==> inputs of 04-11 <==
==> flow/design.v (excerpt) <==
module axis_uart_v1_0 #(
	parameter integer BAUD_PRESCALER = 10,	 
	parameter integer PARITY = 0, 			 
	parameter integer BYTE_SIZE = 8, 		 
	parameter integer STOP_BITS = 0, 		 
	parameter integer FIFO_DEPTH = 16,		 
	parameter integer FLOW_CONTROL = 1,		 
	parameter integer DYNAMIC_CONFIG = 1	 
)
(
	input wire aclk,
	input wire aresetn,
	input wire [23:0]s_axis_config_tdata,	 
	input wire s_axis_config_tvalid,
	output wire s_axis_config_tready,
	input wire [15:0]s_axis_tdata,
	input wire s_axis_tvalid,
	output wire s_axis_tready,
	output wire [15:0]m_axis_tdata,
	output wire m_axis_tuser,				 
	output wire m_axis_tvalid,
	input wire m_axis_tready,
	output wire tx,
	input wire rx,
	output wire rts,						 
	input wire cts							 
);
wire s_axis_config_tx_tready;
wire s_axis_config_rx_tready;
assign s_axis_config_tready = (DYNAMIC_CONFIG) ? s_axis_config_tx_tready & s_axis_config_rx_tready : 1'b0;
uart_tx #(
  ...
Settings: LEC_CHECK=0, ABC_AREA=1, CAP_MARGIN=0, CELL_PAD_IN_SITES_GLOBAL_PLACEMENT=0, CORE_ASPECT_RATIO=0.56, CORE_MARGIN=2, CORE_UTILIZATION=42, GPL_ROUTABILITY_DRIVEN=1, MAX_ROUTING_LAYER=met5, PLACE_DENSITY_LB_ADDON=0.3, SLEW_MARGIN=20; clock period 9.81 ns.
run.sh (not shown) runs the stock make flow with config.mk's settings and CLKGATE_MAP_FILE=.
==> 04-05 (differences from 04-11) <==
==> flow/config.mk (replaced) <==
export PLATFORM = sky130hd
export DESIGN_NAME = axis_uart_v1_0
export DESIGN_NICKNAME = axis_uart_v1_0
export VERILOG_FILES = /design/flow/design.v
export SDC_FILE = /design/flow/constraint.sdc
export NUM_CORES = 4
export LEC_CHECK = 0
export CAP_MARGIN = 20
export CORE_MARGIN = 2
export CORE_UTILIZATION = 72
export PLACE_DENSITY_LB_ADDON = 0.01
export SETUP_SLACK_MARGIN = 0.93
export SLEW_MARGIN = 20
==> flow/constraint.sdc (replaced) <==
create_clock -name core_clock -period 3.27 [get_ports {aclk}]
set_input_delay 0.6540 -clock core_clock [delete_from_list [all_inputs] [get_ports {aclk}]]
set_output_delay 0.6540 -clock core_clock [all_outputs]
set_load 0.01 [all_outputs]
==> 08-13 (differences from 04-11) <==
==> flow/config.mk (replaced) <==
export PLATFORM = sky130hd
export DESIGN_NAME = axis_uart_v1_0
export DESIGN_NICKNAME = axis_uart_v1_0
export VERILOG_FILES = /design/flow/design.v
export SDC_FILE = /design/flow/constraint.sdc
export NUM_CORES = 4
export LEC_CHECK = 0
export CAP_MARGIN = 20
export CORE_MARGIN = 2
export CORE_UTILIZATION = 67
export CTS_CLUSTER_DIAMETER = 331
export CTS_CLUSTER_SIZE = 33
export SLEW_MARGIN = 20
==> flow/constraint.sdc (replaced) <==
create_clock -name core_clock -period 6.48 [get_ports {aclk}]
set_input_delay 1.2960 -clock core_clock [delete_from_list [all_inputs] [get_ports {aclk}]]
set_output_delay 1.2960 -clock core_clock [all_outputs]
set_load 0.01 [all_outputs]
==> comparison table <==
Max H-tree Level: 04-11 3; 08-13 1; 04-05 3
Status: 04-11 complete, no violations; 08-13 complete, no violations; 04-05 failed layout checks
Reasons for failing layout checks: 04-11 -; 08-13 -; 04-05 setup timing
Post-Layout Inst Area: 04-11 39,090 sq um; 08-13 37,890 sq um; 04-05 44,670 sq um
Post-Route Hold Slack: 04-11 431.6 ps; 08-13 436.8 ps; 04-05 419.9 ps
Summed negative setup slack over all endpoints: 04-11 0 ps; 08-13 0 ps; 04-05 -2868 ps
Maximum number of pins on one net before global-route repair: 04-11 80; 08-13 80; 04-05 67
Highest metal layer with signal wires: 04-11 met5; 08-13 met4; 04-05 met5
Fraction of area in non-clock buffers: 04-11 0.02061; 08-13 0.03147; 04-05 0.08994
Mux share of post-synthesis cell area: 04-11 0.003963; 08-13 0.1109; 04-05 0.1109
Post-Synthesis Net Count: 04-11 4,019; 08-13 3,021; 04-05 3,021
Area growth from synthesis to final layout: 04-11 10.55%; 08-13 5.622%; 04-05 24.53%
Slew margin rel.: 04-11 0.1851; 08-13 0.2096; 04-05 0.3522
Area occupied by registers: 04-11 20,320 sq um; 08-13 20,320 sq um; 04-05 20,400 sq um
Post-route clock skew: 04-11 27.77 ps; 08-13 28.00 ps; 04-05 21.65 ps
Reg2reg end: 04-11 uart_rx_inst.fifo_sync_inst.data[5][13]$_SDFFCE_PN0P_; 08-13 uart_tx_inst.tx_data[12]$_SDFFE_PN0P_; 04-05 uart_tx_inst.counter[15]$_SDFFE_PN0P_
Number of standard cells in the layout, taps in and fillers out: 04-11 5,033; 08-13 3,588; 04-05 3,892
Well tap count: 04-11 1,134; 08-13 688; 04-05 664
Routed wire length per instance: 04-11 21.87 um; 08-13 23.18 um; 04-05 31.60 um


==> inputs of nickel <==
axis_uart_v1_0 again, from the RTL that the note above started with.
clock: 3.27 ns
lec_check: 0
abc_area: 1
cap_margin: 20
core_margin: 2
core_utilization: 72
cts_cluster_diameter: 393
cts_cluster_size: 17
gpl_routability_driven: 0
hold_slack_margin: 0.29
place_density_lb_addon: 0.01
setup_slack_margin: 0.45
slew_margin: 20
==> pepper (differences from nickel) <==
ABC_AREA = default   (was 1)
CELL_PAD_IN_SITES_DETAIL_PLACEMENT = 2   (was default)
CORE_ASPECT_RATIO = 0.73   (was default)
CORE_MARGIN = 10   (was 2)
CORE_UTILIZATION = 40   (was 72)
CTS_CLUSTER_DIAMETER = default   (was 393)
CTS_CLUSTER_SIZE = default   (was 17)
HOLD_SLACK_MARGIN = default   (was 0.29)
MAX_ROUTING_LAYER = met4   (was default)
PLACE_DENSITY_LB_ADDON = 0.14   (was 0.01)
SETUP_SLACK_MARGIN = default   (was 0.45)
==> flow/constraint.sdc (replaced) <==
create_clock -name core_clock -period 4.15 [get_ports {aclk}]
set_input_delay 0.8300 -clock core_clock [delete_from_list [all_inputs] [get_ports {aclk}]]
set_output_delay 0.8300 -clock core_clock [all_outputs]
set_load 0.01 [all_outputs]
==> quartz (differences from nickel) <==
ABC_AREA = default   (was 1)
CAP_MARGIN = 40   (was 20)
CTS_CLUSTER_DIAMETER = 200   (was 393)
CTS_CLUSTER_SIZE = default   (was 17)
HOLD_SLACK_MARGIN = default   (was 0.29)
PLACE_DENSITY_LB_ADDON = default   (was 0.01)
SETUP_SLACK_MARGIN = 0.33   (was 0.45)
SLEW_MARGIN = 40   (was 20)
==> flow/constraint.sdc (replaced) <==
create_clock -name core_clock -period 3.26 [get_ports {aclk}]
set_input_delay 0.6520 -clock core_clock [delete_from_list [all_inputs] [get_ports {aclk}]]
set_output_delay 0.6520 -clock core_clock [all_outputs]
set_load 0.01 [all_outputs]
==> comparison table <==
metric                                                               nickel               pepper                    quartz
Setup Slack @ Placement                                            0.273 ns             0.203 ns                -0.0265 ns
MI comb area                                                    14000 sq um          14500 sq um               15700 sq um
CORE AREA                                                       48700 sq um          88600 sq um               49100 sq um
Cell Area, Synth                                                35400 sq um          35900 sq um               35900 sq um
Met2 wire length                                              48100 microns        55900 microns             49000 microns
Total Wirelength                                             103000 microns       114000 microns             94900 microns
Crit path capture                                              m_axis_tuser      m_axis_tdata[9]           m_axis_tdata[4]
Layout Cells excl Fill                                                 4638                 4218                      3799
Combinational gates                                                    2677                 1896                      1897
Sequential standard cell area                                   20300 sq um          20300 sq um               20300 sq um
Instance count on the critical path                                       8                    5                         7
Synth Instances                                                        3916                 2918                      2918
Fraction of area in registers                                         0.508                0.499                     0.477
Register-to-register setup slack                                    0.54 ns              0.32 ns                   0.07 ns
Worst r2r dst                        uart_rx_inst.fifo_sync_inst.data[7][9]  uart_rx_inst.rx_par     uart_tx_inst.state[4]
Result of the run                                            finished clean       finished clean  finished with violations
Layout check failures                                                     -                    -              setup timing
Clock group share of total power                                      0.252                0.365                     0.338
Yosys cell count                                                       3916                 2918                      2918
Fin area                                                        40000 sq um          40800 sq um               42700 sq um
Fin Clk Skew                                                      0.0378 ns            0.0247 ns                 0.0189 ns


==> branch cedar: inputs <==
axis_uart_v1_0 again, from the RTL that the note above started with.
clock: 4.65 ns
lec_check: 0
abc_area: 0
cap_margin: 15
cell_pad_in_sites_global_placement: 3
core_margin: 8
core_utilization: 46
cts_cluster_diameter: 351
gpl_routability_driven: 1
gpl_timing_driven: 0
hold_slack_margin: 0.26
min_routing_layer: met2
place_density_lb_addon: 0.16
setup_slack_margin: 0.33
slew_margin: 40
tns_end_percent: 90
==> inputs of branch lagoon, as changes to branch cedar <==
ABC_AREA = default   (was 0)
CAP_MARGIN = 0   (was 15)
CELL_PAD_IN_SITES_GLOBAL_PLACEMENT = 1   (was 3)
CORE_ASPECT_RATIO = 1.35   (was default)
CORE_MARGIN = 2   (was 8)
CORE_UTILIZATION = 63   (was 46)
CTS_CLUSTER_DIAMETER = default   (was 351)
GPL_ROUTABILITY_DRIVEN = default   (was 1)
GPL_TIMING_DRIVEN = default   (was 0)
HOLD_SLACK_MARGIN = 0.14   (was 0.26)
MAX_ROUTING_LAYER = met4   (was default)
MIN_ROUTING_LAYER = default   (was met2)
PLACE_DENSITY_LB_ADDON = default   (was 0.16)
SETUP_SLACK_MARGIN = default   (was 0.33)
SLEW_MARGIN = 20   (was 40)
TNS_END_PERCENT = default   (was 90)
==> flow/constraint.sdc (replaced) <==
create_clock -name core_clock -period 8.0 [get_ports {aclk}]
set_input_delay 1.6000 -clock core_clock [delete_from_list [all_inputs] [get_ports {aclk}]]
set_output_delay 1.6000 -clock core_clock [all_outputs]
set_load 0.01 [all_outputs]
==> summary of the runs <==
- Against branch lagoon, the non-clock buffer count of branch cedar is higher by 180.
- Synthesized cell count is the same in branch lagoon and branch cedar.
- Against branch lagoon, the final cell count of branch cedar is higher by about 14%.
- In branch cedar the register-to-register slack is worse than in branch lagoon, by 3.3 ns.
- Sequential cell count is the same in branch lagoon and branch cedar.
- In branch cedar the clock power is higher than in branch lagoon, by 87%.
- Combinational power: branch lagoon is lower than branch cedar (about 50%).
- Of branch lagoon and branch cedar, branch cedar has the higher die area (gap 32%, measured against branch cedar).
==> figures <==
| item | branch cedar | branch lagoon |
|---|---|---|
| Number of vias after detailed routing | 31,230 | 22,710 |
| Setup slack of the worst register-to-register path | 0.82 ns | 4.14 ns |
| Register share of total power | 43.2% | 46.8% |
| Outcome | timing/DRC/antenna clean | timing/DRC/antenna clean |
| Transition time of the tightest slew-check pin | 0.8559 ns | 1.105 ns |
| Wire length on met3 | 38.30 mm | 4.202 mm |
| Final Non-Filler Cells | 4,212 | 3,692 |
| DP Area | 38,520 sq um | 37,050 sq um |
| Routed met1 length | 0 microns | 33.85 mm |
| Critical path required time | 3.72 ns | 6.40 ns |
| Overall power of the completed layout | 17,970 uW | 9946 uW |
| Wire length of the first global-routing pass | 144.5 mm | 132.7 mm |
| Number of iterations in the first detailed-routing pass | 11 | 6 |
| Clock buffer count in the final layout | 100 | 90 |
| Cell internal pwr | 12,770 uW | 7196 uW |
| Post-detailed-route wirelength per cell | 22.82 microns | 23.33 microns |
| Number of gates on the worst path with buffers counted | 7 | 5 |
| Peak supply drop | 0.0003045 V | 0.0002117 V |


==> inputs of job 1993 <==
Starting RTL as in the previous note.
Settings: LEC_CHECK=0, CAP_MARGIN=20, CORE_MARGIN=2, CORE_UTILIZATION=40, MAX_ROUTING_LAYER=met4, PLACE_DENSITY_LB_ADDON=0.14, SLEW_MARGIN=20; clock period 8.0 ns.
==> inputs of job 811, as changes to job 1993 <==
Settings changed: CORE_UTILIZATION 40 to 63, PLACE_DENSITY_LB_ADDON 0.14 to unset.
==> inputs of job 448, as changes to job 1993 <==
Settings changed: ABC_AREA set to 0, CAP_MARGIN 20 to 25, CELL_PAD_IN_SITES_GLOBAL_PLACEMENT set to 1, CORE_UTILIZATION 40 to 52, CTS_CLUSTER_DIAMETER set to 388, GPL_ROUTABILITY_DRIVEN set to 1, HOLD_SLACK_MARGIN set to -0.06, MAX_ROUTING_LAYER met4 to unset, PLACE_DENSITY set to 0.68, PLACE_DENSITY_LB_ADDON 0.14 to unset, SETUP_SLACK_MARGIN set to 0.21.
==> flow/constraint.sdc (replaced) <==
create_clock -name core_clock -period 4.48 [get_ports {aclk}]
set_input_delay 0.8960 -clock core_clock [delete_from_list [all_inputs] [get_ports {aclk}]]
set_output_delay 0.8960 -clock core_clock [all_outputs]
set_load 0.01 [all_outputs]
==> comparison table <==
item	job 448	job 1993	job 811
GR Layer Usage met2	0.422	0.334	0.506
Fraction of area in multi-input gates	0.360	0.361	0.365
Net Switching	0.00496 W	0.00283 W	0.00272 W
Floorplan core area	0.0685 sq mm	0.0886 sq mm	0.0564 sq mm
Insertion delay to the later sink of the worst-skew pair	630 ps	640 ps	630 ps
Placed Cells	3752	4000	3601
Number of vias per cell after detailed routing	5.77	5.40	6.10
Final hold slack	394 ps	412 ps	414 ps
Setup slack of the most critical reg-to-reg path	710 ps	4200 ps	3820 ps
Fill count	5572	8062	3991
Post-Place Worst Slack	484 ps	2300 ps	3020 ps
Final routed wire length divided by cell count	22.0 um	21.4 um	22.4 um
Maximum number of pins on one net before global-route repair	71	82	65
Core occupancy in the finished layout	0.588	0.454	0.705
DR WL met2	42.5 mm	43.8 mm	42.7 mm
Total Die Area	0.0711 sq mm	0.0921 sq mm	0.0589 sq mm
Total power per unit cell area	452 mW/mm^2	252 mW/mm^2	252 mW/mm^2
Sequential Power Share	0.451	0.459	0.465
Status	timing/DRC/antenna clean	timing/DRC/antenna clean	timing/DRC/antenna clean
Combinational Area	0.0145 sq mm	0.0145 sq mm	0.0145 sq mm
Internal	0.0132 W	0.00731 W	0.00730 W
Timing endpoint of the critical path	m_axis_tdata[11]	m_axis_tdata[10]	m_axis_tdata[11]
Portion of the layout cell area used by clock cells	0.0662	0.0653	0.0645
Critical Path Max Stage Delay	550 ps	960 ps	970 ps
Gp weighted congestion	0.837	0.835	0.913
Post-route non-filler standard cell count	3905	4150	3747
Fraction of power spent switching nets	0.273	0.279	0.271


==> inputs of run R <==
Starting RTL as in the previous note.
Settings: LEC_CHECK=0, ABC_AREA=0, CAP_MARGIN=20, CELL_PAD_IN_SITES_DETAIL_PLACEMENT=2, CORE_ASPECT_RATIO=0.86, CORE_MARGIN=10, CORE_UTILIZATION=18, GPL_ROUTABILITY_DRIVEN=0, MAX_ROUTING_LAYER=met5, MIN_ROUTING_LAYER=met2, PLACE_DENSITY_LB_ADDON=0.14, SLEW_MARGIN=20; clock period 4.15 ns.
==> inputs of run C, as changes to run R <==
Settings changed: ABC_AREA 0 to not set, CELL_PAD_IN_SITES_DETAIL_PLACEMENT 2 to not set, CORE_ASPECT_RATIO 0.86 to not set, CORE_MARGIN 10 to 2, CORE_UTILIZATION 18 to 56, GPL_ROUTABILITY_DRIVEN 0 to not set, MAX_ROUTING_LAYER met5 to not set, MIN_ROUTING_LAYER met2 to not set, PLACE_DENSITY_LB_ADDON 0.14 to not set.
==> flow/constraint.sdc (replaced) <==
create_clock -name core_clock -period 3.22 [get_ports {aclk}]
set_input_delay 0.6440 -clock core_clock [delete_from_list [all_inputs] [get_ports {aclk}]]
set_output_delay 0.6440 -clock core_clock [all_outputs]
set_load 0.01 [all_outputs]
==> results_dict.tcl <==
# place-and-route summary
set metrics [dict create \
    status "finished clean" \
    core.rowCount 151 \
    path_depth 6 \
    power.density_nw_per_um2 488 \
    grt-busiest-layer "met3" \
    fin_area_sq_um 43300 \
    post-route-min-period_ns 4.02 \
    ir_worst_vdd_uv 329 \
]
The numbers above come from run R.

==> results_dict.tcl <==
# place-and-route summary
set metrics [dict create \
    fin_ws_ns -0.111 \
    finalSetupViolCount 16 \
    critPathMostFrequentCell "buf_12" \
    fin_area_sq_um 41600 \
    power.density_nw_per_um2 629 \
    so.violations "negative setup slack" \
    status "complete, but fails checks" \
    grt-busiest-layer "met2" \
]
The numbers above come from run C.

Power is estimated from default activity; no workload was simulated.
